==> design.v <==
module PC(
	input CLK,
	input RST,
	input EN,
	input [15:0] NEXT,
	output reg [15:0] ADDR
);
always @(posedge CLK) begin
	if (RST)
		ADDR <= 16'd0;
	else if (EN)
		ADDR <= NEXT;
end
endmodule
module DECODER(
	input [15:0] COMMAND,
	output reg [3:0] CAL,
	output reg [1:0] MODE,
	output reg [7:0] IM,
	output reg [3:0] REG_A,
	output reg [3:0] REG_B,
	output reg [3:0] REG_O,
	output reg [1:0] REG_O_TYPE,
	output reg [1:0] JUMP_MODE,  
	output reg REG_WRITE,
	output reg [1:0] SEL,  
	output reg MEM_WRITE,
	output reg INOUT_FLAG
);
always @* begin
	CAL = 4'b0000;
	MODE = 2'b10;
	IM = 8'd0;
	REG_A = 4'd0;
	REG_B = 4'd0;
	REG_O = 4'd0;
	REG_O_TYPE = 2'b11;
	JUMP_MODE = 2'b11;
	REG_WRITE = 1'b0;
	SEL = 2'b00;
	MEM_WRITE = 1'b0;
	INOUT_FLAG = 1'b0;
	if (COMMAND[15] == 1) begin
		CAL[3] = 1'b0;
		CAL[2:0] = COMMAND[14:12];
		MODE = 2'b00;
		IM = COMMAND[7:0];
		REG_A = COMMAND[11:8];
		SEL = 2'b10;
		REG_WRITE = 1;
	end
	else if (COMMAND[14] == 1) begin
		CAL = COMMAND[13:10];
		if (COMMAND[9:8] == 2'b00) begin
			MODE = 2'b00;
			REG_A = COMMAND[7:4];
			REG_B = COMMAND[3:0];
			SEL = 2'b00;
			REG_WRITE = 1;
		end
		else if (COMMAND[9:8] == 2'b01) begin
			MODE = 2'b01;
			REG_A = COMMAND[7:4];
			REG_B = COMMAND[3:0];
			SEL = 2'b00;
			REG_WRITE = 0;
		end
		else if (COMMAND[9:8] == 2'b10) begin
			MODE = 2'b10;
			REG_O_TYPE = COMMAND[13:12];
			INOUT_FLAG = COMMAND[11];
			REG_O = COMMAND[7:4];
			REG_A = COMMAND[3:0];
			SEL = 2'b01;
			REG_WRITE = 1;
		end
		else begin
			MODE = 2'b11;
			REG_A = COMMAND[7:4];
			REG_B = COMMAND[3:0];
			SEL = 2'b00;
			REG_WRITE = COMMAND[10];
			MEM_WRITE = ~COMMAND[10];
		end
	end
	else if (COMMAND[12] == 1) begin
		if (COMMAND[7:4] == 4'b0000) begin
			CAL = 4'b0000;
			MODE = 2'b10;
			SEL = 2'b11;
			JUMP_MODE = COMMAND[9:8];
			if (COMMAND[3:0] == 4'b0000) begin
				REG_A = 4'd12;
				REG_B = 4'd13;
			end
			else begin
				REG_A = 4'd14;
				REG_B = 4'd15;
			end
			REG_WRITE = 0;
		end
		else if (COMMAND[7:4] == 4'b0001) begin
			CAL = 4'b1011;
			MODE = 2'b00;
			REG_A = COMMAND[3:0];
			IM = 8'b00000000;
			SEL = 2'b10;
			REG_WRITE = 1;
		end
		else if (COMMAND[7:4] == 4'b0010) begin
			CAL = 4'b0000;
			MODE = 2'b10;
			REG_O_TYPE = 2'b10;
			REG_O = COMMAND[3:0];
			SEL = 2'b01;
			REG_WRITE = 0;
			JUMP_MODE = 2'b10;
		end
	end
end
endmodule
module REG_DC (
	input CLK,
	input EN,
	input [127:0] REG_R,
	input [1:0] SEL,
	input [3:0] REG_A_ADDR,
	input [3:0] REG_B_ADDR,
	input [3:0] REG_O_ADDR,
	input [7:0] IM,
	output reg [7:0] REG_A,
	output reg [7:0] REG_B
 );
 wire [7:0] REG_A_VALUE = REG_R[REG_A_ADDR*8 +: 8];
 wire [7:0] REG_B_VALUE = REG_R[REG_B_ADDR*8 +: 8];
 always @(posedge CLK) begin
	if (EN) begin
		case (SEL)
			2'b00: begin
				REG_A <= REG_A_VALUE;
				REG_B <= REG_B_VALUE;
			end
			2'b01: begin
				REG_A <= {4'b0000, REG_O_ADDR};
				REG_B <= 8'd0;
			end
			2'b10: begin
				REG_A <= REG_A_VALUE;
				REG_B <= IM;
			end
			2'b11: begin
				REG_A <= {4'b0000, REG_B_ADDR};
				REG_B <= 8'd0;
			end
		endcase
	end
 end
 endmodule
module ALU(
	input CLK,
	input RST,
	input EN,
	input KILL,
	input [7:0] IN_A,
	input [7:0] IN_B,
	input [3:0] CAL,
	input [1:0] MODE,
	output [7:0] OUT,
	output C_OUT,
	output reg F_OUT
);
reg [8:0] RESULT;
assign C_OUT = RESULT[8];
assign OUT = RESULT[7:0];
wire C_IN = RESULT[8];
always @(posedge CLK) begin
	if (RST) begin
		RESULT <= 9'd0;
		F_OUT <= 1'b0;
	end
	else if (EN) begin
		if (KILL) begin
			RESULT <= 9'd0;
			F_OUT <= 1'b0;
		end
		else begin
			case (MODE)
				2'b00: begin
					case (CAL)
						4'b0000: RESULT <= IN_A + IN_B;
						4'b0001: RESULT <= IN_A - IN_B;
						4'b0010: RESULT <= $signed(IN_A) * $signed(IN_B);
						4'b0011: RESULT <= IN_A << IN_B;
						4'b0100: RESULT <= IN_A >> IN_B;
						4'b0101: RESULT <= IN_A & IN_B;
						4'b0110: RESULT <= IN_A | IN_B;
						4'b0111: RESULT <= IN_A ^ IN_B;
						4'b1000: RESULT <= $unsigned(IN_A) * $unsigned(IN_B);
						4'b1001: RESULT <= IN_A + IN_B + C_IN;
						4'b1010: RESULT <= IN_A - IN_B - C_IN;
						4'b1011: RESULT <= ~IN_A;
						default: RESULT <= 9'b000000000;
					endcase
					F_OUT <= 0;
				end
				2'b01: begin
					case (CAL)
						4'b0000: F_OUT <= IN_A == IN_B;
						4'b0001: F_OUT <= IN_A != IN_B;
						4'b0010: F_OUT <= IN_A < IN_B;
						4'b0011: F_OUT <= IN_A > IN_B;
						4'b0100: F_OUT <= IN_A <= IN_B;
						4'b0101: F_OUT <= IN_A >= IN_B;
						default: F_OUT <= 0;
					endcase
					RESULT <= 9'b000000000;
				end
				default: begin
					F_OUT <= 0;
					RESULT <= {1'b0, IN_A};
				end
			endcase
		end
	end
end
endmodule
module MEM(
	input CLK,
	input EN,
	input KILL,
	input [7:0] REG_A,
	input [7:0] REG_B,
	input [7:0] ADDR,
	input [1:0] MODE,
	input MEM_WRITE,
	output reg [7:0] Q
);
reg [7:0] MEM [255:0];
always @(posedge CLK) begin
	if (EN) begin
		if (MODE == 2'b11) begin
			if (MEM_WRITE) begin
				if (!KILL)
					MEM[REG_B] <= REG_A;
			end
			else
				Q <= MEM[REG_B];
		end
		else
			Q <= ADDR;
	end
end
endmodule
module REG_WB(
	input CLK,
	input RST,
	input EN,
	input REG_WRITE,
	input F_FLAG,
	input INOUT_FLAG,
	input [7:0] INT_FLAG_OUT,
	input [15:0] PC,
	input [3:0] REG_A_ADDR,
	input [1:0] MODE,
	input [1:0] JUMP_MODE,
	input [1:0] REG_O_TYPE,
	input [7:0] DATA,
	input [31:0] INPUT,
	output reg [15:0] NEXT,
	output [127:0] REG_R_OUT,
	output [63:0] REG_IO_OUT,
	output [63:0] REG_INT_FLAG_OUT,
	output INT_PROCESS
);
reg [7:0]  REG_R  [15:0];
reg [7:0]  REG_IO [7:0];
reg [23:0] REG_INT [7:0];
reg INT_FLAG;
reg [15:0] INT_PREV_PC;
assign INT_PROCESS = INT_FLAG;
genvar g;
generate
	for (g = 0; g < 16; g = g + 1) begin : gen_r
		assign REG_R_OUT[g*8 +: 8] = REG_R[g];
	end
	for (g = 0; g < 8; g = g + 1) begin : gen_io
		assign REG_IO_OUT[g*8 +: 8] = REG_IO[g];
		assign REG_INT_FLAG_OUT[g*8 +: 8] = REG_INT[g][23:16];
	end
endgenerate
wire [7:0] IO_READ = DATA[2] ? INPUT[DATA[1:0]*8 +: 8] : REG_IO[DATA[2:0]];
integer i;
always @(posedge CLK) begin
	if (RST) begin
		NEXT <= 16'd0;
		INT_FLAG <= 1'b0;
		INT_PREV_PC <= 16'd0;
		for (i = 0; i < 16; i = i + 1)
			REG_R[i] <= 8'd0;
		for (i = 0; i < 8; i = i + 1) begin
			REG_IO[i] <= 8'd0;
			REG_INT[i] <= 24'd0;
		end
	end
	else if (EN) begin
		if ((INT_FLAG_OUT != 8'b0) & !INT_FLAG) begin
			INT_FLAG <= 1;
			if (INT_FLAG_OUT[0])
				NEXT <= REG_INT[0][15:0];
			else if (INT_FLAG_OUT[1])
				NEXT <= REG_INT[1][15:0];
			else if (INT_FLAG_OUT[2])
				NEXT <= REG_INT[2][15:0];
			else if (INT_FLAG_OUT[3])
				NEXT <= REG_INT[3][15:0];
			else if (INT_FLAG_OUT[4])
				NEXT <= REG_INT[4][15:0];
			else if (INT_FLAG_OUT[5])
				NEXT <= REG_INT[5][15:0];
			else if (INT_FLAG_OUT[6])
				NEXT <= REG_INT[6][15:0];
			else
				NEXT <= REG_INT[7][15:0];
			INT_PREV_PC <= PC;
		end
		else if (REG_WRITE) begin
			case (MODE)
				2'b00: REG_R[REG_A_ADDR] <= DATA;
				2'b11: REG_R[REG_A_ADDR] <= DATA;
				2'b10: begin
					REG_IO[4] <= INPUT[7:0];
					REG_IO[5] <= INPUT[15:8];
					REG_IO[6] <= INPUT[23:16];
					REG_IO[7] <= INPUT[31:24];
					case (REG_O_TYPE)
						2'b00: begin
							if (INOUT_FLAG)
								REG_R[REG_A_ADDR] <= IO_READ;
							else
								REG_IO[DATA[2:0]] <= REG_R[REG_A_ADDR];
						end
						2'b01: begin
							if (REG_A_ADDR == 4'd0) begin
								REG_INT[DATA[2:0]][15:8] <= REG_R[12];
								REG_INT[DATA[2:0]][7:0] <= REG_R[13];
							end
							else begin
								REG_INT[DATA[2:0]][15:8] <= REG_R[14];
								REG_INT[DATA[2:0]][7:0] <= REG_R[15];
							end
						end
						2'b10: REG_INT[DATA[2:0]][23:16] <= REG_R[REG_A_ADDR];
						default: ;
					endcase
				end
				default: ;
			endcase
			NEXT <= PC + 16'b1;
		end
		else begin
			case (JUMP_MODE)
				2'b00: begin
					NEXT[15:8] <= REG_R[REG_A_ADDR];
					NEXT[7:0] <= REG_R[DATA[3:0]];
				end
				2'b01: begin
					if (F_FLAG) begin
						NEXT[15:8] <= REG_R[REG_A_ADDR];
						NEXT[7:0] <= REG_R[DATA[3:0]];
					end
					else
						NEXT <= PC + 16'b1;
				end
				2'b10: begin
					NEXT <= INT_PREV_PC;
					INT_FLAG <= 0;
				end
				default: NEXT <= PC + 16'b1;
			endcase
		end
	end
end
endmodule
module INPUT_INT(
	input CLK,
	input RST,
	input EN,
	input [7:0] INPUT,
	input [7:0] REG_INT,
	output reg INT_FLAG
);
reg [7:0] PREV_INPUT;
always @(posedge CLK) begin
	if (RST) begin
		INT_FLAG <= 1'b0;
		PREV_INPUT <= 8'd0;
	end
	else if (EN) begin
		if (REG_INT[1:0] == 2'b01)
			INT_FLAG <= |(~PREV_INPUT & INPUT);
		else if (REG_INT[1:0] == 2'b11)
			INT_FLAG <= |(PREV_INPUT & ~INPUT);
		else
			INT_FLAG <= 0;
		PREV_INPUT <= INPUT;
	end
end
endmodule
module TIMER_INT(
	input CLK,
	input RST,
	input EN,
	input [7:0] REG_INT,
	output reg INT_FLAG
);
reg [5:0] TIMER_COUNT;
reg [9:0] CNT;
wire CLK_TIMER = CNT == 10'd999;
always @(posedge CLK) begin
	if (RST) begin
		INT_FLAG <= 1'b0;
		TIMER_COUNT <= 6'd0;
		CNT <= 10'd0;
	end
	else if (EN) begin
		if (REG_INT[0] & (REG_INT[7:2] == TIMER_COUNT) & CLK_TIMER) begin
			INT_FLAG <= 1;
			TIMER_COUNT <= 6'b0;
		end
		else if (CLK_TIMER) begin
			TIMER_COUNT <= TIMER_COUNT + 6'b1;
		end
		else
			INT_FLAG <= 0;
		if (CNT == 10'd999)
			CNT <= 10'd0;
		else
			CNT <= CNT + 10'd1;
	end
end
endmodule
module AYUMU(
	input CLK,
	input RST,
	input [31:0] INPUT,
	output [31:0] OUTPUT,
	output [15:0] IADDR,
	input [15:0] IDATA
);
reg [4:0] CLKS;
always @(posedge CLK) begin
	if (RST)
		CLKS <= 5'b00001;
	else begin
		case (CLKS)
			5'b00001: CLKS <= 5'b00010;
			5'b00010: CLKS <= 5'b00100;
			5'b00100: CLKS <= 5'b01000;
			5'b01000: CLKS <= 5'b10000;
			5'b10000: CLKS <= 5'b00001;
			default: CLKS <= 5'b00001;
		endcase
	end
end
wire EN_DC  = CLKS[0];
wire EN_EX  = CLKS[1];
wire EN_MEM = CLKS[2];
wire EN_WB  = CLKS[3];
wire EN_FT  = CLKS[4];
reg F_FLAG;
always @(posedge CLK) begin
	if (RST)
		F_FLAG <= 1'b0;
	else if (EN_EX)
		F_FLAG <= F_OUT;
end
wire [15:0] NEXT;
wire [15:0] ADDR;
wire [15:0] COMMAND;
wire [3:0] CAL;
wire [1:0] MODE;
wire [7:0] IM;
wire [3:0] REG_A_ADDR;
wire [3:0] REG_B_ADDR;
wire [3:0] REG_O_ADDR;
wire [1:0] REG_O_TYPE;
wire [1:0] JUMP_MODE;
wire REG_WRITE;
wire [1:0] SEL;
wire MEM_WRITE;
wire INOUT_FLAG;
wire [127:0] REG_R;
wire [63:0] REG_IO;
wire [63:0] REG_INT;
wire [7:0] REG_A;
wire [7:0] REG_B;
wire [7:0] INT_FLAG_OUT;
wire [7:0] ALU_OUT;
wire C_OUT;
wire F_OUT;
wire [7:0] DATA;
wire INT_PROCESS;
wire INT_TAKE = (INT_FLAG_OUT != 8'b0) & !INT_PROCESS;
assign OUTPUT[31:0] = REG_IO[31:0];
assign IADDR = ADDR;
assign COMMAND = IDATA;
PC PC(.CLK(CLK), .RST(RST), .EN(EN_FT), .NEXT(NEXT), .ADDR(ADDR));
DECODER DECODER(.COMMAND(COMMAND), .CAL(CAL), .MODE(MODE), .IM(IM), .REG_A(REG_A_ADDR), .REG_B(REG_B_ADDR),
															 .REG_O(REG_O_ADDR), .REG_O_TYPE(REG_O_TYPE), .JUMP_MODE(JUMP_MODE), .REG_WRITE(REG_WRITE),
															 .SEL(SEL), .MEM_WRITE(MEM_WRITE), .INOUT_FLAG(INOUT_FLAG));
REG_DC REG_DC(.CLK(CLK), .EN(EN_DC), .REG_R(REG_R), .SEL(SEL), .REG_A_ADDR(REG_A_ADDR),
													.REG_B_ADDR(REG_B_ADDR), .REG_O_ADDR(REG_O_ADDR), .IM(IM), .REG_A(REG_A), .REG_B(REG_B));
ALU ALU(.CLK(CLK), .RST(RST), .EN(EN_EX), .KILL(INT_TAKE), .IN_A(REG_A), .IN_B(REG_B), .CAL(CAL), .MODE(MODE), .OUT(ALU_OUT), .C_OUT(C_OUT), .F_OUT(F_OUT));
MEM MEM(.CLK(CLK), .EN(EN_MEM), .KILL(INT_TAKE), .REG_A(REG_A), .REG_B(REG_B), .ADDR(ALU_OUT), .MODE(MODE), .MEM_WRITE(MEM_WRITE), .Q(DATA));
REG_WB REG_WB(.CLK(CLK), .RST(RST), .EN(EN_WB), .REG_WRITE(REG_WRITE), .F_FLAG(F_FLAG), .INOUT_FLAG(INOUT_FLAG), .INT_FLAG_OUT(INT_FLAG_OUT), .PC(ADDR), .REG_A_ADDR(REG_A_ADDR), .MODE(MODE),
													  .JUMP_MODE(JUMP_MODE), .REG_O_TYPE(REG_O_TYPE), .DATA(DATA), .INPUT(INPUT), .NEXT(NEXT), .REG_R_OUT(REG_R), .REG_IO_OUT(REG_IO), .REG_INT_FLAG_OUT(REG_INT), .INT_PROCESS(INT_PROCESS));
INPUT_INT INPUT_0(.CLK(CLK), .RST(RST), .EN(EN_WB), .INPUT(INPUT[7:0]), .REG_INT(REG_INT[7:0]), .INT_FLAG(INT_FLAG_OUT[0]));
INPUT_INT INPUT_1(.CLK(CLK), .RST(RST), .EN(EN_WB), .INPUT(INPUT[15:8]), .REG_INT(REG_INT[15:8]), .INT_FLAG(INT_FLAG_OUT[1]));
INPUT_INT INPUT_2(.CLK(CLK), .RST(RST), .EN(EN_WB), .INPUT(INPUT[23:16]), .REG_INT(REG_INT[23:16]), .INT_FLAG(INT_FLAG_OUT[2]));
INPUT_INT INPUT_3(.CLK(CLK), .RST(RST), .EN(EN_WB), .INPUT(INPUT[31:24]), .REG_INT(REG_INT[31:24]), .INT_FLAG(INT_FLAG_OUT[3]));
TIMER_INT TIMER_0 (.CLK(CLK), .RST(RST), .EN(EN_WB), .REG_INT(REG_INT[39:32]), .INT_FLAG(INT_FLAG_OUT[4]));
TIMER_INT TIMER_1 (.CLK(CLK), .RST(RST), .EN(EN_WB), .REG_INT(REG_INT[47:40]), .INT_FLAG(INT_FLAG_OUT[5]));
TIMER_INT TIMER_2 (.CLK(CLK), .RST(RST), .EN(EN_WB), .REG_INT(REG_INT[55:48]), .INT_FLAG(INT_FLAG_OUT[6]));
TIMER_INT TIMER_3 (.CLK(CLK), .RST(RST), .EN(EN_WB), .REG_INT(REG_INT[63:56]), .INT_FLAG(INT_FLAG_OUT[7]));
endmodule
==> run.sh <==
#!/bin/bash
# the make line also repeats each setting of config.mk as NAME=value (left out here)
make -C /OpenROAD-flow-scripts/flow DESIGN_CONFIG=/design/flow/config.mk WORK_HOME=/design/flow/orfs CLKGATE_MAP_FILE= finish
==> config.mk <==
export PLATFORM = sky130hd
export DESIGN_NAME = AYUMU
export DESIGN_NICKNAME = AYUMU
export VERILOG_FILES = /design/flow/design.v
export SDC_FILE = /design/flow/constraint.sdc
export NUM_CORES = 4
export LEC_CHECK = 0
export ABC_AREA = 1
export CAP_MARGIN = 0
export CORE_MARGIN = 2
export CORE_UTILIZATION = 70
export CTS_CLUSTER_SIZE = 73
export HOLD_SLACK_MARGIN = -0.1
export SETUP_SLACK_MARGIN = 1.18
export SLEW_MARGIN = 20
==> constraint.sdc <==
create_clock -name core_clock -period 4.62 [get_ports {CLK}]
set_input_delay 0.9240 -clock core_clock [delete_from_list [all_inputs] [get_ports {CLK}]]
set_output_delay 0.9240 -clock core_clock [all_outputs]
set_load 0.01 [all_outputs]
==> results of run 1 <==
[layer usage]
metal / part of all wire / vias to the layer above / GRT usage / wire [µm]
met3: 0.15 / 1321 / 0.116 / 53100
met1: 0.35 / 42900 / 0.570 / 125000
met5: 0.00079 / - / 0.00115 / 283
met4: 0.056 / 14 / 0.203 / 20000
li1: - / 38800 / - / -
met2: 0.45 / 7609 / 0.628 / 160000
[per-stage QoR]
stage | total power (W) | instance area [µm²] | hold slack [ns]
after global routing | 0.0648 | 130000 | 0.483
after global placement | 0.0415 | 121000 | 0.441
after CTS | 0.0622 | 129000 | 0.460
final | 0.0631 | 130000 | 0.458
after detailed placement | 0.0418 | 121000 | 0.452
after floorplan | 0.0367 | 115000 | 0.430
[cell type report]
| class | instances | area [µm²] |
|---|---|---|
| Multi-Input combinational cell | 7008 | 34200 |
| Clock buffer | 351 | 7260 |
| Clock inverter | 108 | 865 |
| Inverter | 494 | 1900 |
| Timing Repair Buffer | 676 | 6220 |
| Sequential cell | 2609 | 76600 |
| Tap cell | 2175 | 2720 |
| Fill cell | 9403 | 33000 |
| Antenna cell | 9 | 22.5 |
[what timing repair did]
item / in CTS / in global routing
setup endpoints to repair: 333 / 1217
pin swaps: 8 / 19
cloned: 1 / 6
buffers inserted: 15 / 11
gates resized: 19 / 95
==> reports/metrics.sh, run 1 <==
STATUS='complete, no violations'
SYN_AREA_PER_CELL_UM2=10.6
SETUP_TOTAL_NEGATIVE_SLACK_NS=0
ANT_NETS=0
YOSYS.AREA_SHARE.ADDER=0.0133
CP.REQUIRED_NS=5.43
CLKTRANSATPATHREGS_NS=0.06
FP.DIEH_UM=409
DIE_X_UM=409
FIN_CRIT_SH=0.929
YOSYS_CELLS=10800
GRT_SETUP_UNREPAIRED='yes'
CRIT_START='REG_DC.REG_B[0]'
WORST-PATH-STAGES=19
PERIOD_MINUS_SLACK_NS=4.29
ASYNC_RESET_FF_FRAC=0
HOLD_PATH_DEPTH=2
COMB_CELL_POWER_W=0.0151
SWITCHING_FRACTION_OF_TOTAL_POWER=0.318
CORE_AREA_UM2=163000
SETUP.WORST_PATH.CLASS='register to register'
REG2REG_FROM='REG_DC.REG_B[0]'
DIEAREA_UM2=167000
NUM_ROWS=148
CRITICAL_PATH.ENDPOINT='ALU.RESULT[8]'
CP-START-KIND='register'
R2R_SLACK_NS=0.33
SHARE_CLK_OF_TOTAL_POWER=0.328
SYNTH-EDFF-COUNT=2428
GLOBALROUTE.TOTALOVERFLOW=0
SYN-INSTANCE-COUNT=10800
FINALWIRELENGTH_UM=358000
SLEW_VIOL_FINAL=0
CTS_BUFFERS=274
POWERDENSITY_nW_PER_UM2=487
PRECTSSETUPSLACK_NS=0.0372
TIGHTEST_SLEW_NS=1.23
HTREEDEPTH=5
MAXIMUM_NUMBER_OF_PINS_ON_ONE_NET_BEFORE_GLOBAL_ROUTE_REPAIR=235
YOSYSCHIPAREA_UM2=115000
FIRST_PASS_GRT_WIRE_LENGTH_UM=528000
LAYOUT_STAGE_AREA_GROWTH_OVER_THE_SYNTHESIS_RESULT_PCT=13.1
DPL.HPWL_UM=215000
SETUP_SLACK_NS=0.327
YOSYS.AREA.TOP_TYPE='sky130_fd_sc_hd__edfxtp_1'
DETAIL_ROUTE.ITER0.VIOLATIONS=15700
SYNTHESIS.YOSYS.WARNINGS=9
CRIT_PATH_CAPTURE_TYPE='register'
CLOCK_TREE.ROOT_CELL='sky130_fd_sc_hd__clkbuf_16'
POWER_SWITCHING_W=0.0201
RESIDUAL_DRC=0
NETLIST_LOGIC_FAMILY_TOP='simple AND/OR/NAND/NOR gates'
P_SEQ_W=0.0273
POST-SYNTH-TOP-AREA-FRACTION=0.636
WORST_HOLD_STARTPOINT='REG_WB.INT_PREV_PC[7]'
CELLINTERNALPOWER_W=0.0431
CP.BUFFERS_INVERTERS=4
LIBRARY_CELL_WITH_THE_HIGHEST_INSTANCE_COUNT_AFTER_SYNTHESIS='sky130_fd_sc_hd__edfxtp_1'
CRIT_ARRIVAL_NS=5.10
WORSTPATHCELLLIST='buf_6 > nand2_1 > fa_1 > inv_1 > fa_1 > inv_1 > fa_1 > fa_1 > inv_2 > ha_4 > a21oi_2 > xor2_2 > nand3b_1 > nand3_1 > nand2_1 > nor2_1 > nand2_1 > nand2_1 > a21oi_1'
SYNTHXORXNORAREAFRAC=0.00374
SYNTH-COMPOUND-AREA-SHARE=0.119
FINALCLOCKSKEW_NS=0.0674
WORST_HOLD_PATH.ENDPOINT='REG_WB.INT_PREV_PC[7]'
CRIT_FAMILY='adder cells'
SYNTH.TOP_CELLS.BY_COUNT='sky130_fd_sc_hd__edfxtp_1, sky130_fd_sc_hd__nor2_1, sky130_fd_sc_hd__nand2_1'
CTS_TREE='done'
MUX_AREA_FRAC=0.0000873
R2R_CELLS=19
SYNTH.CELL_AREA_UM2=115000
PORT_BUFFERS=97
P_SEQ_FRAC=0.432
CLOCK_TREE.BUFFER_DEPTH=4
OPENROAD.WARNINGS=89
CLOCKNETWORKPOWER_W=0.0207
ROUTED_WIRELENGTH_NORMALIZED_BY_INSTANCE_COUNT_UM=26.7
P_COMB_FRAC=0.240
REG2REG_TO='ALU.RESULT[8]'
FINALHOLDVIOLATIONS=0
INSERTION_DELAY_NS=0.95
VDD_IR_DROP_MAX_mV=0.702
CPPEAKSTAGEDELAY_NS=0.52
GRT_UTIL_ALL_LAYERS=0.418
YOSYS.STAT.SEQSHARE=0.667
HOLD_PATH_CLASS='register to register'
CTS_HOLD_BUF=0
NETS=11200
INSTANCES_NO_FILL=13400
DOMINANT_POWER_GROUP='registers'
FINAL_CORE_UTIL=0.797
SYNTH_SIMPLE_GATE_AREA_SHARE=0.157
CAP_VIOLATIONS=0
PLACE.GP.CONGESTION=1.01
FLOP_CELL='sky130_fd_sc_hd__edfxtp_1'
MAXCLOCKFREQUENCY_MHz=233
FP_NETS=11000
POST_SYNTH_AREA_HOGS='sky130_fd_sc_hd__edfxtp_1, sky130_fd_sc_hd__o21ai_0, sky130_fd_sc_hd__nor2_1'
FIRSTDRTPASSITERS=7
SLOWEST_STAGE='sky130_fd_sc_hd__fa_1'
STANDBY_LEAKAGE_POWER_nW=45.9
YS.FLOPS=2609
MAX_SLEW_MARGIN=0.174
ROUTED-VIA-COUNT=90700
NUM_IO_PINS=98
ROUTED_VIA_DENSITY=6.75
GRT_ANTENNA_BEFORE_REPAIR=10
INITIAL_UTILIZATION=0.705
CRIT_PATH_MAX_FANOUT=5
NUMBER_OF_GLOBAL_ROUTE_VIAS_BEFORE_REPAIR=86500
SETUP-VIOLATIONS-FINAL=0
DISTINCT_CELLS_SYNTH=59
CTS_SINKS=2609
PLACE.DETAILED.INSTANCES=12900
==> run 2: changes to the inputs <==
Settings changed: CAP_MARGIN 0 to 20, CELL_PAD_IN_SITES_DETAIL_PLACEMENT set to 0, CORE_UTILIZATION 70 to 72, CTS_CLUSTER_DIAMETER set to 237, CTS_CLUSTER_SIZE 73 to 25, HOLD_SLACK_MARGIN -0.1 to unset, MAX_ROUTING_LAYER set to met4, MIN_ROUTING_LAYER set to met1, PLACE_DENSITY_LB_ADDON set to 0.27, SETUP_SLACK_MARGIN 1.18 to 0.81, SLEW_MARGIN 20 to 35, TNS_END_PERCENT set to 100.
Clock period 4.62 ns to 6.63 ns, I/O delays scaled along.
==> reports/metrics.sh, run 2 <==
CTS_TREE='done'
DPL.HPWL_UM=209000  # -2.7%
NUM_ROWS=146  # -1.4%
SYN-INSTANCE-COUNT=10800  # unchanged
ROUTED-VIA-COUNT=86200  # -5.0%
CRIT_FAMILY='simple AND/OR/NAND/NOR gates'
CTS_SINKS=2609  # unchanged
PORT_BUFFERS=97  # unchanged
MUX_AREA_FRAC=0.0000873  # unchanged
R2R_SLACK_NS=1.58  # +1.25 ns
SYN_AREA_PER_CELL_UM2=10.6  # unchanged
POST-SYNTH-TOP-AREA-FRACTION=0.636  # unchanged
STATUS='complete, no violations'
GLOBALROUTE.TOTALOVERFLOW=0  # unchanged
NETS=10600  # -5.2%
COMB_CELL_POWER_W=0.00986  # -35%
CELLINTERNALPOWER_W=0.0247  # -43%
NUMBER_OF_GLOBAL_ROUTE_VIAS_BEFORE_REPAIR=79900  # -7.7%
YOSYS.STAT.SEQSHARE=0.667  # unchanged
SYNTH.CELL_AREA_UM2=115000  # unchanged
MI_LOGIC_AREA_UM2=33800  # -1.2%
PERIOD_MINUS_SLACK_NS=5.38
POWERDENSITY_nW_PER_UM2=308  # -37%
VDD_IR_DROP_MAX_mV=0.703  # +0.15%
FP_NETS=11000  # unchanged
FIN_CRIT_SH=0.812  # -0.117
TIGHTEST_SLEW_NS=1.03  # -0.203 ns
CRIT_ARRIVAL_NS=5.81  # +0.71 ns
ROUTED_WIRELENGTH_NORMALIZED_BY_INSTANCE_COUNT_UM=26.6  # -0.11%
RESIDUAL_DRC=0  # unchanged
DOMINANT_POWER_GROUP='registers'
CTS_HOLD_BUF=0  # unchanged
STANDBY_LEAKAGE_POWER_nW=41.0  # -11%
CRIT_PATH_FREQUENT_CELL='sky130_fd_sc_hd__nand2_1'
SETUP.WORST_PATH.CLASS='primary input to register'
ASYNC_RESET_FF_FRAC=0  # unchanged
FINALCLOCKSKEW_NS=0.0380  # -0.0294 ns
CTS_BUFFERS=114  # -58%
SLEW_VIOL_FINAL=0  # unchanged
CP.REQUIRED_NS=7.06  # +1.63 ns
INITIAL_UTILIZATION=0.724  # +0.0195
GRT_UTIL_ALL_LAYERS=0.418  # about the same
FINALHOLDVIOLATIONS=0  # unchanged
SYNTH-EDFF-COUNT=2428  # unchanged
YOSYSCHIPAREA_UM2=115000  # unchanged
P_COMB_FRAC=0.265  # +0.025
NETLIST_LOGIC_FAMILY_TOP='simple AND/OR/NAND/NOR gates'
LIBRARY_CELL_WITH_THE_HIGHEST_INSTANCE_COUNT_AFTER_SYNTHESIS='sky130_fd_sc_hd__edfxtp_1'
CLOCK_TREE.ROOT_CELL='sky130_fd_sc_hd__clkbuf_16'
DIE_X_UM=403  # -1.4%
FINAL_CORE_UTIL=0.761  # -0.0359
LAYOUT.FILLER_CELLS=10200  # +8.6%
FINALHOLDWORSTSLACK_NS=0.463  # +0.00458 ns
YOSYS.AREA.TOP_TYPE='sky130_fd_sc_hd__edfxtp_1'
CP-START-KIND='primary input'
FP.DIEH_UM=403  # -1.4%
AREA.SEQUENTIAL_UM2=76600  # about the same
SYNTH_SIMPLE_GATE_AREA_SHARE=0.157  # unchanged
SETUP-VIOLATIONS-FINAL=0  # unchanged
CP.BUFFERS_INVERTERS=4  # unchanged
CLKTRANSATPATHREGS_NS=0.10  # +0.04 ns
SYNTHXORXNORAREAFRAC=0.00374  # unchanged
YOSYS_CELLS=10800  # unchanged
CRIT_START='IDATA[15]'
SWITCHING_FRACTION_OF_TOTAL_POWER=0.335  # +0.0168
REG2REG_FROM='REG_DC.REG_A[2]'
P_SEQ_W=0.0191  # -30%
POWER_SWITCHING_W=0.0124  # -38%
DISTINCT_CELLS_SYNTH=59  # unchanged
NUM_IO_PINS=98  # unchanged
YOSYS.AREA_SHARE.ADDER=0.0133  # unchanged
CRIT_PATH_CAPTURE_TYPE='register'
SETUP_TOTAL_NEGATIVE_SLACK_NS=0  # unchanged
REG2REG_TO='ALU.RESULT[6]'
P_TOTAL_W=0.0372  # -41%
CPPEAKSTAGEDELAY_NS=0.74  # +0.22 ns
OPENROAD.WARNINGS=90  # +1.1%
FIRSTDRTPASSITERS=9  # +2
CRITICAL_PATH.ENDPOINT='MEM.MEM[226][4]'
WORSTPATHCELLLIST='clkdlybuf4s50_1 > inv_2 > nand2_1 > a21oi_1 > buf_4 > nand2_1 > nor3_1 > nand2_1 > nor2_2 > buf_4 > nand2_1 > nor2_1'
DIEAREA_UM2=163000  # -2.8%
R2R_CELLS=22  # +3
WORST_HOLD_PATH.ENDPOINT='REG_WB.INT_PREV_PC[7]'
DETAIL_ROUTE.ITER0.VIOLATIONS=16300  # +3.6%
MAX_SLEW_MARGIN=0.305  # +0.131
MAXIMUM_NUMBER_OF_PINS_ON_ONE_NET_BEFORE_GLOBAL_ROUTE_REPAIR=240  # +2.1%
CORE_AREA_UM2=158000  # -2.7%
ROUTED_VIA_DENSITY=6.84  # +1.2%
HTREEDEPTH=3  # -2
PLACE.GP.CONGESTION=1.08  # +6.9%
WORST_HOLD_STARTPOINT='REG_WB.INT_PREV_PC[7]'
CLOCK_TREE.BUFFER_DEPTH=3  # -1
HOLD_PATH_DEPTH=2  # unchanged
P_SEQ_FRAC=0.515  # +0.083
CLOCKNETWORKPOWER_W=0.00818  # -60%
CAP_VIOLATIONS=0  # unchanged
CRIT_PATH_MAX_FANOUT=17  # +12
FIRST_PASS_GRT_WIRE_LENGTH_UM=493000  # -6.6%
LAYOUT_STAGE_AREA_GROWTH_OVER_THE_SYNTHESIS_RESULT_PCT=5.11
SYNTHESIS.YOSYS.WARNINGS=9  # unchanged
FINALWIRELENGTH_UM=336000  # -6.2%
HOLD_PATH_CLASS='register to register'
SLOWEST_STAGE='sky130_fd_sc_hd__nor2_1'
SHARE_CLK_OF_TOTAL_POWER=0.220  # -0.108
FLOP_CELL='sky130_fd_sc_hd__edfxtp_1'
POST_SYNTH_AREA_HOGS='sky130_fd_sc_hd__edfxtp_1, sky130_fd_sc_hd__o21ai_0, sky130_fd_sc_hd__nor2_1'
ANT_NETS=0  # unchanged
YS.FLOPS=2609  # unchanged
GRT_ANTENNA_BEFORE_REPAIR=12  # +2
POST_CTS.REPAIR.SETUP_BUFFERS=0  # -15
GRT_SETUP_UNREPAIRED='no'
SYNTH.TOP_CELLS.BY_COUNT='sky130_fd_sc_hd__edfxtp_1, sky130_fd_sc_hd__nor2_1, sky130_fd_sc_hd__nand2_1'
MAXCLOCKFREQUENCY_MHz=186
WORST-PATH-STAGES=12  # -7
POST_CTS.RESIZED_INSTANCES=0  # -19
SYNTH-COMPOUND-AREA-SHARE=0.119  # unchanged
INSERTION_DELAY_NS=0.81  # -0.14 ns
==> run 2: routing by layer <==
metal	up-vias	routed length, µm	track usage
met4	0	17000	0.173
met2	7214	148000	0.602
met1	40400	119000	0.574
met3	1076	52000	0.108
li1	37500	-	-
met5	-	0	-
==> run 2: layout make-up <==
class	instances	share of cell area
clock inverter	6	0.00109
inverter	494	0.0156
sequential	2609	0.635
timing repair buffer	250	0.0209
multi-input combinational	7006	0.280
antenna	13	0.000270
clock buffer	160	0.0254
tap	2072	0.0215
==> run 2: metrics by stage <==
| stage | instances | setup slack [ns] | cell area (µm²) |
|---|---|---|---|
| floorplan | 10800 | -0.627 | 115000 |
| global placement | 12400 | 0.862 | 117000 |
| detailed placement | 12400 | 0.650 | 117000 |
| CTS | 12600 | 1.50 | 120000 |
| global route | 12600 | 1.13 | 121000 |
| finish | 12600 | 1.25 | 121000 |
==> run 3: changes to the inputs <==
Settings changed: ABC_AREA 1 to unset, CELL_PAD_IN_SITES_DETAIL_PLACEMENT 0 to unset, CORE_UTILIZATION 72 to 70, CTS_CLUSTER_DIAMETER 237 to unset, CTS_CLUSTER_SIZE 25 to 20, MAX_ROUTING_LAYER met4 to unset, MIN_ROUTING_LAYER met1 to unset, PLACE_DENSITY_LB_ADDON 0.27 to unset, SETUP_SLACK_MARGIN 0.81 to 1.12, SLEW_MARGIN 35 to 20, TNS_END_PERCENT 100 to unset.
Clock period 6.63 ns to 5.13 ns, I/O delays scaled along.
==> reports/metrics.sh, run 3 <==
REG2REG_TO='ALU.RESULT[8]'
MUX_AREA_FRAC=0.172  # +0.172
ROUTED_WIRELENGTH_NORMALIZED_BY_INSTANCE_COUNT_UM=33.7  # +26%
CORE_AREA_UM2=160000  # +1.1%
SYNTH-EDFF-COUNT=2428  # unchanged
SETUP_SLACK_NS=0.740  # -0.507 ns
INITIAL_UTILIZATION=0.703  # -0.0209
DISTINCT_CELLS_SYNTH=109  # +85%
SLOWEST_STAGE='sky130_fd_sc_hd__fa_1'
PLACE.GP.CONGESTION=0.959  # -11%
MAXCLOCKFREQUENCY_MHz=228
OPENROAD.WARNINGS=66  # -27%
SETUP.WORST_PATH.CLASS='register to register'
CP.BUFFERS_INVERTERS=3  # -1
COMB_CELL_POWER_W=0.0104  # +5%
R2R_CELLS=16  # -27%
FLOP_CELL='sky130_fd_sc_hd__edfxtp_1'
FINALWIRELENGTH_UM=315000  # -6.4%
SETUP-VIOLATIONS-FINAL=0  # unchanged
SYNTH.CELL_AREA_UM2=113000  # -1.8%
GRT_ANTENNA_BEFORE_REPAIR=6  # -6
R2R_SLACK_NS=0.74  # -0.84 ns
POST-SYNTH-TOP-AREA-FRACTION=0.647  # +0.0114
NETS=7121  # -33%
CLKTRANSATPATHREGS_NS=0.07  # -0.03 ns
NUMBER_OF_GLOBAL_ROUTE_VIAS_BEFORE_REPAIR=65900  # -17%
CTS_TREE='done'
PRECTSSETUPSLACK_NS=0.297  # -0.353 ns
YOSYS.AREA_SHARE.ADDER=0.0135  # +0.000239
NETLIST_LOGIC_FAMILY_TOP='multiplexers'
CELLINTERNALPOWER_W=0.0390  # +58%
CLOCK_TREE.BUFFER_DEPTH=3  # unchanged
WORSTPATHCELLLIST='buf_6 > nand2_2 > fa_1 > buf_4 > fa_1 > fa_1 > fa_1 > inv_2 > ha_4 > a21oi_2 > xnor2_1 > xnor2_1 > xnor2_1 > a31oi_1 > o221a_2 > a41oi_2'
DIEAREA_UM2=164000  # +1.0%
CAP_VIOLATIONS=0  # unchanged
TIGHTEST_SLEW_NS=1.37  # +0.335 ns
CP-START-KIND='register'
HOLD_PATH_CLASS='register to register'
STATUS='complete, no violations'
PORT_BUFFERS=97  # unchanged
P_SEQ_FRAC=0.460  # -0.055
ROUTED_VIA_DENSITY=7.11  # +4.0%
DETAIL_ROUTE.ITER0.VIOLATIONS=9983  # -39%
POST_DP_CELL_AREA_UM2=117000  # -0.11%
POSTLAYOUTCELLAREA_UM2=126000  # +4.4%
FIN_CRIT_SH=0.856  # +0.0438
CLOCKNETWORKPOWER_W=0.0188  # +130%
FP_NETS=6811  # -38%
RESIDUAL_DRC=0  # unchanged
WORST_HOLD_PATH.ENDPOINT='PC.ADDR[8]'
DOMINANT_POWER_GROUP='registers'
P_SEQ_W=0.0249  # +30%
SYNTH_SIMPLE_GATE_AREA_SHARE=0.0640  # -0.0927
INSERTION_DELAY_NS=0.89  # +0.08 ns
YOSYS.STAT.SEQSHARE=0.679  # +0.0120
SYNTH-COMPOUND-AREA-SHARE=0.0365  # -0.0822
INSTANCES_NO_FILL=9340  # -26%
FINALHOLDVIOLATIONS=0  # unchanged
P_COMB_FRAC=0.192  # -0.073
CRIT_PATH_FREQUENT_CELL='sky130_fd_sc_hd__fa_1'
ROUTED-VIA-COUNT=66400  # -23%
MAX_SLEW_MARGIN=0.0885  # -0.216
FINAL_CORE_UTIL=0.786  # +0.0248
WORST-PATH-STAGES=16  # +4
REG2REG_FROM='REG_DC.REG_B[2]'
NUM_IO_PINS=98  # unchanged
HOLD_PATH_DEPTH=2  # unchanged
CRIT_PATH_MAX_FANOUT=4  # -13
P_TOTAL_W=0.0541  # +45%
NUM_ROWS=147  # +0.68%
PLACE.DETAILED.INSTANCES=8843  # -29%
CRIT_FAMILY='adder cells'
STANDBY_LEAKAGE_POWER_nW=41.0  # about the same
SYN_AREA_PER_CELL_UM2=16.9  # +60%
VDD_IR_DROP_MAX_mV=0.556  # -21%
CLOCK_TREE.ROOT_CELL='sky130_fd_sc_hd__clkbuf_16'
FIRSTDRTPASSITERS=12  # +3
CTS_HOLD_BUF=0  # unchanged
CRIT_START='REG_DC.REG_B[2]'
FIRST_PASS_GRT_WIRE_LENGTH_UM=457000  # -7.4%
LAYOUT.FILLER_CELLS=8378  # -18%
DIE_X_UM=405  # +0.51%
MAXIMUM_NUMBER_OF_PINS_ON_ONE_NET_BEFORE_GLOBAL_ROUTE_REPAIR=242  # +0.83%
CRIT_ARRIVAL_NS=5.13  # -0.68 ns
LAYOUT_STAGE_AREA_GROWTH_OVER_THE_SYNTHESIS_RESULT_PCT=11.8
POWER_SWITCHING_W=0.0150  # +21%
FINALCLOCKSKEW_NS=0.0815  # +0.0435 ns
YS.FLOPS=2609  # unchanged
CRIT_PATH_CAPTURE_TYPE='register'
WORST_HOLD_STARTPOINT='REG_WB.NEXT[8]'
POST_SYNTH_AREA_HOGS='sky130_fd_sc_hd__edfxtp_1, sky130_fd_sc_hd__mux4_2, sky130_fd_sc_hd__dfxtp_1'
GRT_SETUP_UNREPAIRED='yes'
LIBRARY_CELL_WITH_THE_HIGHEST_INSTANCE_COUNT_AFTER_SYNTHESIS='sky130_fd_sc_hd__edfxtp_1'
CP.REQUIRED_NS=5.87  # -1.19 ns
CRITICAL_PATH.ENDPOINT='ALU.RESULT[8]'
SYNTHESIS.YOSYS.WARNINGS=9  # unchanged
DPL.HPWL_UM=190000  # -9.0%
YOSYS_CELLS=6659  # -38%
ASYNC_RESET_FF_FRAC=0  # unchanged
GRT_UTIL_ALL_LAYERS=0.389  # -0.0292
SHARE_CLK_OF_TOTAL_POWER=0.348  # +0.128
SYNTH.TOP_CELLS.BY_COUNT='sky130_fd_sc_hd__edfxtp_1, sky130_fd_sc_hd__nor2_1, sky130_fd_sc_hd__mux4_2'
FP.DIEH_UM=405  # +0.51%
CPPEAKSTAGEDELAY_NS=0.57  # -0.17 ns
YOSYSCHIPAREA_UM2=113000  # -1.8%
SLEW_VIOL_FINAL=0  # unchanged
CTS_BUFFERS=240  # +110%
HTREEDEPTH=4  # +1
ANT_NETS=0  # unchanged
SYN-INSTANCE-COUNT=6659  # -38%
POWERDENSITY_nW_PER_UM2=429  # +39%
SYNTHXORXNORAREAFRAC=0.0102  # +0.00644
SWITCHING_FRACTION_OF_TOTAL_POWER=0.278  # -0.0564
GLOBALROUTE.TOTALOVERFLOW=0  # unchanged
YOSYS.AREA.TOP_TYPE='sky130_fd_sc_hd__edfxtp_1'
CTS_SINKS=2609  # unchanged
PERIOD_MINUS_SLACK_NS=4.39
[run 3: cell type report]
cell class	instances	area, µm²	share of cell area
flip-flops and latches	2609	76600	0.608
well taps	2160	2700	0.0215
clock buffers	296	6300	0.0500
diodes	4	10.0	0.0000795
multi-input cells	3497	33700	0.268
repair buffers	470	4170	0.0331
inverters	151	587	0.00466
clock inverters	153	1850	0.0147
[run 3: per-stage QoR]
stage	hold slack, ns	setup TNS (ns)
4_1_cts	0.456	0
3_5_place_dp	0.448	0
3_3_place_gp	0.442	0
2_1_floorplan	0.436	-16.50
5_1_grt	0.477	0
6_report	0.458	0
[run 3: per-layer routing]
layer	global-route usage	up-vias	routed length [µm]
li1	-	26900	-
met1	0.530	33600	110000
met2	0.603	5034	148000
met3	0.0882	904	38700
met4	0.193	10	17700
met5	0	-	86
[run 3: repair_timing]
action,CTS,global route
pin swaps,19,12
gates resized,60,42
buffers inserted,39,3
endpoints found under the hold margin,0,0
endpoints found under the setup margin,13,381
==> run 4: changes to the inputs <==
Settings changed: ABC_AREA set to 0, CORE_ASPECT_RATIO set to 1.81, CORE_MARGIN 2 to 3, CORE_UTILIZATION 70 to 47, CTS_CLUSTER_SIZE 20 to unset, GPL_TIMING_DRIVEN set to 0, MAX_ROUTING_LAYER set to met4, MIN_ROUTING_LAYER set to met2, PLACE_DENSITY_LB_ADDON set to 0.29, SETUP_SLACK_MARGIN 1.12 to 1.55, TNS_END_PERCENT set to 50.
Clock period 5.13 ns to 8.86 ns, I/O delays scaled along.
==> reports/metrics.sh, run 4 <==
HOLD_PATH_CLASS='register to register'
STANDBY_LEAKAGE_POWER_nW=41.4  # +0.97%
FINALCLOCKSKEW_NS=0.0930  # +0.0115 ns
YOSYS_CELLS=6659  # unchanged
FIRST_PASS_GRT_WIRE_LENGTH_UM=591000  # +29%
OPENROAD.WARNINGS=49  # -26%
PLACE.GP.CONGESTION=1.15  # +20%
MAX_SLEW_MARGIN=0.0863  # -0.00223
CAP_VIOLATIONS=0  # unchanged
POST_SYNTH_AREA_HOGS='sky130_fd_sc_hd__edfxtp_1, sky130_fd_sc_hd__mux4_2, sky130_fd_sc_hd__dfxtp_1'
CRIT_ARRIVAL_NS=7.63  # +2.50 ns
FINALHOLDWORSTSLACK_NS=0.456  # -0.00239 ns
FINALWIRELENGTH_UM=445000  # +41%
SHARE_CLK_OF_TOTAL_POWER=0.324  # -0.024
MAXIMUM_NUMBER_OF_PINS_ON_ONE_NET_BEFORE_GLOBAL_ROUTE_REPAIR=31  # -87%
FINAL_CORE_UTIL=0.539  # -0.247
ANT_NETS=0  # unchanged
REG2REG_FROM='REG_DC.REG_A[5]'
NETS=7286  # +2.3%
CLOCKNETWORKPOWER_W=0.0108  # -43%
CRIT_FAMILY='simple AND/OR/NAND/NOR gates'
DIE_X_UM=370  # -8.7%
WORST_HOLD_PATH.ENDPOINT='REG_WB.INT_PREV_PC[11]'
P_SEQ_W=0.0143  # -43%
HOLD_PATH_DEPTH=2  # unchanged
SETUP.WORST_PATH.CLASS='primary input to register'
POST-SYNTH-TOP-AREA-FRACTION=0.647  # unchanged
SYNTH-EDFF-COUNT=2428  # unchanged
FLOP_CELL='sky130_fd_sc_hd__edfxtp_1'
SYNTH.CELL_AREA_UM2=113000  # unchanged
CRIT_START='IDATA[15]'
CP.BUFFERS_INVERTERS=4  # +1
PERIOD_MINUS_SLACK_NS=7.11
P_SEQ_FRAC=0.431  # -0.029
POWERDENSITY_nW_PER_UM2=258  # -40%
INITIAL_UTILIZATION=0.473  # -0.230
FP_NETS=6811  # unchanged
POST_DP_CELL_AREA_UM2=120000  # +2.8%
YOSYS.AREA.TOP_TYPE='sky130_fd_sc_hd__edfxtp_1'
LAYOUT.FILLER_CELLS=19000  # +130%
CPPEAKSTAGEDELAY_NS=1.09  # +0.52 ns
CELLINTERNALPOWER_W=0.0225  # -42%
POWER_SWITCHING_W=0.0106  # -29%
SYN-INSTANCE-COUNT=6659  # unchanged
NUMBER_OF_GLOBAL_ROUTE_VIAS_BEFORE_REPAIR=95900  # +46%
SETUP-VIOLATIONS-FINAL=0  # unchanged
WORST_HOLD_STARTPOINT='REG_WB.INT_PREV_PC[11]'
DISTINCT_CELLS_SYNTH=109  # unchanged
SYNTH.TOP_CELLS.BY_COUNT='sky130_fd_sc_hd__edfxtp_1, sky130_fd_sc_hd__nor2_1, sky130_fd_sc_hd__mux4_2'
SLEW_VIOL_FINAL=0  # unchanged
CLOCK_TREE.ROOT_CELL='sky130_fd_sc_hd__clkbuf_16'
NUM_ROWS=241  # +64%
PORT_BUFFERS=92  # -5.2%
POST_CTS.RESIZED_INSTANCES=0  # -100%
FIRSTDRTPASSITERS=13  # +1
LIBRARY_CELL_WITH_THE_HIGHEST_INSTANCE_COUNT_AFTER_SYNTHESIS='sky130_fd_sc_hd__edfxtp_1'
CTS_HOLD_BUF=0  # unchanged
YOSYS.AREA_SHARE.ADDER=0.0135  # unchanged
R2R_CELLS=17  # +1
CP.REQUIRED_NS=9.38  # +3.51 ns
P_COMB_FRAC=0.245  # +0.053
WORST-PATH-STAGES=10  # -6
FINALHOLDVIOLATIONS=0  # unchanged
ASYNC_RESET_FF_FRAC=0  # unchanged
INSERTION_DELAY_NS=0.96  # +0.07 ns
YOSYSCHIPAREA_UM2=113000  # unchanged
GRT_ANTENNA_BEFORE_REPAIR=14  # +8
SYNTHXORXNORAREAFRAC=0.0102  # unchanged
SYN_AREA_PER_CELL_UM2=16.9  # unchanged
DOMINANT_POWER_GROUP='registers'
MAXCLOCKFREQUENCY_MHz=141
SYNTH_SIMPLE_GATE_AREA_SHARE=0.0640  # unchanged
CTS_TREE='done'
YS.FLOPS=2609  # unchanged
R2R_SLACK_NS=1.99  # +1.25 ns
SWITCHING_FRACTION_OF_TOTAL_POWER=0.321  # +0.0424
MUX_AREA_FRAC=0.172  # unchanged
MI_LOGIC_AREA_UM2=33700  # about the same
DIEAREA_UM2=246000  # +50%
COMB_CELL_POWER_W=0.00812  # -22%
CRIT_PATH_MAX_FANOUT=12  # +8
SYNTH-COMPOUND-AREA-SHARE=0.0365  # unchanged
POSTLAYOUTCELLAREA_UM2=129000  # +2.0%
TIGHTEST_SLEW_NS=1.37  # +0.00335 ns
CRIT_PATH_FREQUENT_CELL='sky130_fd_sc_hd__buf_2'
STATUS='complete, no violations'
YOSYS.STAT.SEQSHARE=0.679  # unchanged
AREA.SEQUENTIAL_UM2=76500  # about the same
GRT_SETUP_UNREPAIRED='no'
FIN_CRIT_SH=0.803  # -0.0530
RESIDUAL_DRC=0  # unchanged
SYNTHESIS.YOSYS.WARNINGS=9  # unchanged
SLOWEST_STAGE='sky130_fd_sc_hd__nand4_1'
ROUTED-VIA-COUNT=88900  # +34%
NETLIST_LOGIC_FAMILY_TOP='multiplexers'
CTS_SINKS=2609  # unchanged
NUM_IO_PINS=98  # unchanged
GRT_UTIL_ALL_LAYERS=0.549  # +0.160
VDD_IR_DROP_MAX_mV=0.236  # -58%
ROUTED_VIA_DENSITY=8.38  # +18%
CTS_BUFFERS=235  # -2.1%
CLKTRANSATPATHREGS_NS=0.07  # about the same
CORE_AREA_UM2=238000  # +49%
CLOCK_TREE.BUFFER_DEPTH=4  # +1
DETAIL_ROUTE.ITER0.VIOLATIONS=26100  # +160%
POST_CTS.REPAIR.SETUP_BUFFERS=0  # -100%
CP-START-KIND='primary input'
REG2REG_TO='ALU.RESULT[7]'
LAYOUT_STAGE_AREA_GROWTH_OVER_THE_SYNTHESIS_RESULT_PCT=14.0
WORSTPATHCELLLIST='clkdlybuf4s50_1 > nor2b_1 > buf_2 > nand3_1 > nor3b_1 > and3_1 > buf_2 > nand4_1 > clkbuf_2 > nor2_1'
FP.DIEH_UM=665  # +64%
DPL.HPWL_UM=338000  # +78%
HTREEDEPTH=4  # unchanged
ROUTED_WIRELENGTH_NORMALIZED_BY_INSTANCE_COUNT_UM=41.9  # +24%
CRITICAL_PATH.ENDPOINT='MEM.MEM[252][4]'
CRIT_PATH_CAPTURE_TYPE='register'
GLOBALROUTE.TOTALOVERFLOW=0  # unchanged
==> run 4: metrics by stage <==
| step | power, W | cells | TNS (ns) | setup WS, ns |
|---|---|---|---|---|
| 3_5_place_dp | 0.0221 | 10100 | 0 | 1.35 |
| 4_1_cts | 0.0325 | 10500 | 0 | 1.96 |
| 2_1_floorplan | 0.0184 | 6659 | 0 | 0.922 |
| 3_3_place_gp | 0.0220 | 9910 | -37.21 | -4.58 |
| 5_1_grt | 0.0335 | 10600 | 0 | 1.88 |
| 6_report | 0.0332 | 10600 | 0 | 1.75 |
==> run 4: per-layer routing <==
layer	vias to the layer above	share of wire	global-route usage
met5	-	0	-
met4	0	0.20	0.368
met3	4776	0.30	0.491
met2	28900	0.50	0.676
met1	28100	0	-
li1	27200	-	-
==> run 4: area by class of cell <==
class                      count  share of cell area
buffer                       402              0.0178
tap                         3159              0.0308
timing repair buffer         238              0.0262
multi-input combinational   3497               0.263
clock buffer                 271              0.0474
inverter                     151             0.00441
sequential                  2609               0.596
antenna                      128             0.00249
clock inverter               158              0.0129
==> run 5: changes to the inputs <==
Settings changed: ABC_AREA 0 to 1, CELL_PAD_IN_SITES_GLOBAL_PLACEMENT set to 2, CORE_ASPECT_RATIO 1.81 to 1.61, CORE_MARGIN 3 to 2, CORE_UTILIZATION 47 to 40, CTS_CLUSTER_SIZE set to 77, GPL_TIMING_DRIVEN 0 to unset, MAX_ROUTING_LAYER met4 to met5, MIN_ROUTING_LAYER met2 to unset, PLACE_DENSITY_LB_ADDON 0.29 to 0.17, SETUP_SLACK_MARGIN 1.55 to 1.61, TNS_END_PERCENT 50 to 35.
Clock period 8.86 ns to 6.0 ns, I/O delays scaled along.
==> reports/metrics.sh, run 5 <==
CRIT_ARRIVAL_NS=5.37  # -2.26 ns
SWITCHING_FRACTION_OF_TOTAL_POWER=0.318  # -0.00230
MUX_AREA_FRAC=0.0000873  # -0.172
MAXIMUM_NUMBER_OF_PINS_ON_ONE_NET_BEFORE_GLOBAL_ROUTE_REPAIR=187  # +500%
MAXCLOCKFREQUENCY_MHz=218
CTS_SINKS=2609  # unchanged
P_TOTAL_W=0.0491  # +48%
CLOCK_TREE.BUFFER_DEPTH=4  # unchanged
R2R_SLACK_NS=1.40  # -0.59 ns
GRT_UTIL_ALL_LAYERS=0.264  # -0.284
CRIT_FAMILY='adder cells'
HTREEDEPTH=4  # unchanged
P_SEQ_W=0.0211  # +48%
CTS_HOLD_BUF=0  # unchanged
CP-START-KIND='register'
CORE_AREA_UM2=285000  # +20%
POSTLAYOUTCELLAREA_UM2=131000  # +1.7%
DIEAREA_UM2=291000  # +18%
CRIT_START='REG_DC.REG_A[1]'
YOSYS_CELLS=10800  # +62%
LAYOUT_STAGE_AREA_GROWTH_OVER_THE_SYNTHESIS_RESULT_PCT=14.0  # about the same
FIRST_PASS_GRT_WIRE_LENGTH_UM=565000  # -4.3%
ROUTED_VIA_DENSITY=5.56  # -34%
POWER_SWITCHING_W=0.0156  # +47%
CLKTRANSATPATHREGS_NS=0.07  # about the same
WORST_HOLD_PATH.ENDPOINT='REG_WB.INT_PREV_PC[3]'
NUM_ROWS=249  # +3.3%
SHARE_CLK_OF_TOTAL_POWER=0.333  # +0.009
VDD_IR_DROP_MAX_mV=0.339  # +44%
CRITICAL_PATH.ENDPOINT='ALU.RESULT[8]'
CP.REQUIRED_NS=6.77  # -2.61 ns
CAP_VIOLATIONS=0  # unchanged
REG2REG_FROM='REG_DC.REG_A[1]'
NETS=11100  # +52%
CLOCK_TREE.ROOT_CELL='sky130_fd_sc_hd__clkbuf_16'
SETUP_TOTAL_NEGATIVE_SLACK_NS=0  # unchanged
YS.FLOPS=2609  # unchanged
ROUTED-VIA-COUNT=82700  # -7.0%
INSERTION_DELAY_NS=0.94  # -0.02 ns
POST-SYNTH-TOP-AREA-FRACTION=0.636  # -0.0114
POWERDENSITY_nW_PER_UM2=376  # +46%
TIGHTEST_SLEW_NS=1.32  # -0.0491 ns
DPL.HPWL_UM=254000  # -25%
CELLINTERNALPOWER_W=0.0335  # +49%
FINALWIRELENGTH_UM=392000  # -12%
GRT_SETUP_UNREPAIRED='yes'
SETUP-VIOLATIONS-FINAL=0  # unchanged
PORT_BUFFERS=97  # +5.4%
NETLIST_LOGIC_FAMILY_TOP='simple AND/OR/NAND/NOR gates'
FINAL_CORE_UTIL=0.458  # -0.0813
STATUS='complete, no violations'
CTS_BUFFERS=243  # +3.4%
SYNTHESIS.YOSYS.WARNINGS=9  # unchanged
SYN_AREA_PER_CELL_UM2=10.6  # -37%
WORST_HOLD_STARTPOINT='REG_WB.INT_PREV_PC[3]'
MAX_SLEW_MARGIN=0.116  # +0.0296
R2R_CELLS=22  # +5
GLOBALROUTE.TOTALOVERFLOW=0  # unchanged
FP_NETS=11000  # +61%
HOLD_PATH_CLASS='register to register'
COMB_CELL_POWER_W=0.0117  # +44%
SYNTH.TOP_CELLS.BY_COUNT='sky130_fd_sc_hd__edfxtp_1, sky130_fd_sc_hd__nor2_1, sky130_fd_sc_hd__nand2_1'
WORSTPATHCELLLIST='buf_12 > buf_8 > nand2_4 > inv_2 > fa_1 > fa_1 > inv_2 > fa_1 > fa_1 > inv_2 > ha_4 > a21oi_2 > a21boi_2 > nand2_2 > xor2_2 > nand3b_1 > nand3_2 > nand2_2 > nor2_2 > nand2_2 > nand2_2 > a21oi_2'
CTS_TREE='done'
SETUP_SLACK_NS=1.40  # -0.344 ns
FIN_CRIT_SH=0.766  # -0.0367
YOSYS.STAT.SEQSHARE=0.667  # -0.0120
RESIDUAL_DRC=0  # unchanged
SYNTH-COMPOUND-AREA-SHARE=0.119  # +0.0822
PLACE.GP.CONGESTION=0.926  # -19%
HOLD_PATH_DEPTH=2  # unchanged
YOSYS.AREA.TOP_TYPE='sky130_fd_sc_hd__edfxtp_1'
POST_DP_CELL_AREA_UM2=121000  # +0.85%
YOSYSCHIPAREA_UM2=115000  # +1.8%
DETAIL_ROUTE.ITER0.VIOLATIONS=7298  # -72%
DOMINANT_POWER_GROUP='registers'
SYNTHXORXNORAREAFRAC=0.00374  # -0.00644
PERIOD_MINUS_SLACK_NS=4.60
CLOCKNETWORKPOWER_W=0.0163  # +51%
YOSYS.AREA_SHARE.ADDER=0.0133  # -0.000239
FIRSTDRTPASSITERS=6  # -7
SYNTH-EDFF-COUNT=2428  # unchanged
FINALCLOCKSKEW_NS=0.0769  # -0.0162 ns
ROUTED_WIRELENGTH_NORMALIZED_BY_INSTANCE_COUNT_UM=26.4  # -37%
FINALHOLDVIOLATIONS=0  # unchanged
DISTINCT_CELLS_SYNTH=59  # -46%
P_COMB_FRAC=0.238  # -0.007
ANT_NETS=0  # unchanged
SYNTH_SIMPLE_GATE_AREA_SHARE=0.157  # +0.0927
WORST-PATH-STAGES=22  # +12
FP.DIEH_UM=683  # +2.8%
CPPEAKSTAGEDELAY_NS=0.57  # -0.52 ns
SETUP.WORST_PATH.CLASS='register to register'
P_SEQ_FRAC=0.429  # -0.002
POST_SYNTH_AREA_HOGS='sky130_fd_sc_hd__edfxtp_1, sky130_fd_sc_hd__o21ai_0, sky130_fd_sc_hd__nor2_1'
PRECTSSETUPSLACK_NS=0.555  # -0.796 ns
NUMBER_OF_GLOBAL_ROUTE_VIAS_BEFORE_REPAIR=82400  # -14%
NUM_IO_PINS=98  # unchanged
FLOP_CELL='sky130_fd_sc_hd__edfxtp_1'
CRIT_PATH_CAPTURE_TYPE='register'
STANDBY_LEAKAGE_POWER_nW=45.2  # +9.3%
OPENROAD.WARNINGS=80  # +63%
SYNTH.CELL_AREA_UM2=115000  # +1.8%
GRT_ANTENNA_BEFORE_REPAIR=2  # -12
SLEW_VIOL_FINAL=0  # unchanged
REG2REG_TO='ALU.RESULT[8]'
INITIAL_UTILIZATION=0.402  # -0.0711
ASYNC_RESET_FF_FRAC=0  # unchanged
CRIT_PATH_MAX_FANOUT=3  # -9
SLOWEST_STAGE='sky130_fd_sc_hd__fa_1'
CP.BUFFERS_INVERTERS=5  # +1
SYN-INSTANCE-COUNT=10800  # +62%
LIBRARY_CELL_WITH_THE_HIGHEST_INSTANCE_COUNT_AFTER_SYNTHESIS='sky130_fd_sc_hd__edfxtp_1'
DIE_X_UM=426  # +15%
run 5: cell type report:
class	instances	area (µm²)
fillers	26800	155000
flip-flops and latches	2609	76600
clock inverters	154	1850
multi-input cells	7006	34100
diodes	1	2.50
inverters	494	1890
well taps	3765	4710
clock buffers	289	6480
repair buffers	556	5150
run 5: what timing repair did:
| action | in CTS | in global routing |
|---|---|---|
| pin swaps | 15 | 17 |
| gates cloned | 3 | 0 |
| buffers inserted | 37 | 14 |
| gates resized | 56 | 73 |
| endpoints found under the setup margin | 116 | 1354 |
run 5: metrics by stage:
stage	hold WS (ns)	std cells
floorplan	0.430	10800
global placement	0.439	14400
detailed placement	0.448	14400
CTS	0.459	14900
global route	0.477	14900
finish	0.456	14900
run 5: metal layers:
metal | vias to the layer above | part of all wire | global-route usage
met2 | 2489 | 0.52 | 0.483
li1 | 38500 | - | -
met1 | 40800 | 0.37 | 0.299
met4 | 0 | 0.063 | 0.142
met3 | 813 | 0.045 | 0.0282
met5 | - | 0 | 0
==> run 6: changes to the inputs <==
Settings changed: CTS_CLUSTER_SIZE 77 to 37, PLACE_DENSITY_LB_ADDON 0.17 to unset, SETUP_SLACK_MARGIN 1.61 to unset.
==> reports/metrics.sh, run 6 <==
STATUS='complete, no violations'
GRT_SETUP_UNREPAIRED='no'
P_SEQ_FRAC=0.429  # about the same
R2R_SLACK_NS=0.84  # -0.56 ns
P_SEQ_W=0.0212  # about the same
YOSYS.AREA_SHARE.ADDER=0.0133  # unchanged
AREA.SEQUENTIAL_UM2=76600  # about the same
YS.FLOPS=2609  # unchanged
CTS_TREE='done'
SYN_AREA_PER_CELL_UM2=10.6  # unchanged
FINALWIRELENGTH_UM=416000  # +6.1%
NETLIST_LOGIC_FAMILY_TOP='simple AND/OR/NAND/NOR gates'
YOSYSCHIPAREA_UM2=115000  # unchanged
TIGHTEST_SLEW_NS=1.22  # -0.0969 ns
CRIT_ARRIVAL_NS=5.95  # +0.58 ns
ROUTED_VIA_DENSITY=5.62  # +1.1%
FP.DIEH_UM=683  # unchanged
SWITCHING_FRACTION_OF_TOTAL_POWER=0.322  # +0.00383
POST_CTS.REPAIR.SETUP_BUFFERS=0  # -100%
CP.BUFFERS_INVERTERS=5  # unchanged
POST_SYNTH_AREA_HOGS='sky130_fd_sc_hd__edfxtp_1, sky130_fd_sc_hd__o21ai_0, sky130_fd_sc_hd__nor2_1'
DIEAREA_UM2=291000  # unchanged
LAYOUT.FILLER_CELLS=26900  # +0.61%
CRIT_PATH_MAX_FANOUT=9  # +6
CP-START-KIND='register'
FINALHOLDVIOLATIONS=0  # unchanged
CPPEAKSTAGEDELAY_NS=0.81  # +0.24 ns
GRT_UTIL_ALL_LAYERS=0.281  # +0.0167
POST_CTS.RESIZED_INSTANCES=0  # -100%
SYNTH.CELL_AREA_UM2=115000  # unchanged
HOLD_PATH_DEPTH=2  # unchanged
SETUP_TOTAL_NEGATIVE_SLACK_NS=0  # unchanged
CLKTRANSATPATHREGS_NS=0.08  # about the same
STANDBY_LEAKAGE_POWER_nW=45.4  # +0.37%
REG2REG_FROM='REG_DC.REG_A[3]'
DPL.HPWL_UM=270000  # +6.4%
MAXIMUM_NUMBER_OF_PINS_ON_ONE_NET_BEFORE_GLOBAL_ROUTE_REPAIR=168  # -10%
POWERDENSITY_nW_PER_UM2=378  # +0.74%
GRT_UTIL_MET2=0.521  # +0.0373
FP_NETS=11000  # unchanged
GRT_ANTENNA_BEFORE_REPAIR=6  # +4
MUX_AREA_FRAC=0.0000873  # unchanged
R2R_CELLS=22  # unchanged
P_TOTAL_W=0.0494  # +0.69%
CLOCKNETWORKPOWER_W=0.0168  # +3%
FIN_CRIT_SH=0.860  # +0.0938
SETUP.WORST_PATH.CLASS='register to register'
SHARE_CLK_OF_TOTAL_POWER=0.341  # +0.008
SLEW_VIOL_FINAL=0  # unchanged
POWER_SWITCHING_W=0.0159  # +1.9%
YOSYS.STAT.SEQSHARE=0.667  # unchanged
CRIT_FAMILY='adder cells'
GRT.MET3_USAGE=0.0287  # +0.000489
CP.REQUIRED_NS=6.79  # +0.02 ns
CLOCK_TREE.BUFFER_DEPTH=4  # unchanged
SLOWEST_STAGE='sky130_fd_sc_hd__edfxtp_1'
CRIT_PATH_CAPTURE_TYPE='register'
CRITICAL_PATH.ENDPOINT='ALU.RESULT[8]'
MI_LOGIC_AREA_UM2=33700  # -1.1%
WORST_HOLD_PATH.ENDPOINT='REG_WB.INT_PREV_PC[5]'
PORT_BUFFERS=97  # unchanged
FIRST_PASS_GRT_WIRE_LENGTH_UM=595000  # +5.3%
YOSYS.AREA.TOP_TYPE='sky130_fd_sc_hd__edfxtp_1'
INITIAL_UTILIZATION=0.402  # unchanged
RESIDUAL_DRC=0  # unchanged
DETAIL_ROUTE.ITER0.VIOLATIONS=7187  # -1.5%
YOSYS_CELLS=10800  # unchanged
OPENROAD.WARNINGS=70  # -13%
SYNTHESIS.YOSYS.WARNINGS=9  # unchanged
CELLINTERNALPOWER_W=0.0335  # +0.12%
SYN-INSTANCE-COUNT=10800  # unchanged
==> run 6: layout make-up <==
cell class,instances,area share
Antenna cell,1,0.0000192
Clock buffer,304,0.0506
Clock inverter,157,0.0150
Inverter,494,0.0144
Multi-Input combinational cell,7006,0.258
Sequential cell,2609,0.586
Tap cell,3765,0.0361
Timing Repair Buffer,585,0.0399
==> run 6: through the flow <==
stage	setup WS [ns]	cell area [µm²]	utilization	instances
after global placement	0.674	122000	0.427	14500
after global routing	0.604	131000	0.458	14900
after detailed placement	0.667	122000	0.428	14500
final	0.842	131000	0.458	14900
after floorplan	-1.26	115000	-	10800
after CTS	0.817	131000	0.458	14900
==> run 6: routing by layer <==
layer / vias up / part of all wire
li1: 38600 / -
met1: 42100 / 0.37
met2: 2419 / 0.53
met3: 732 / 0.043
met4: 0 / 0.055
met5: - / 0
No activity file was given, so power comes from the tool's default toggle rates.
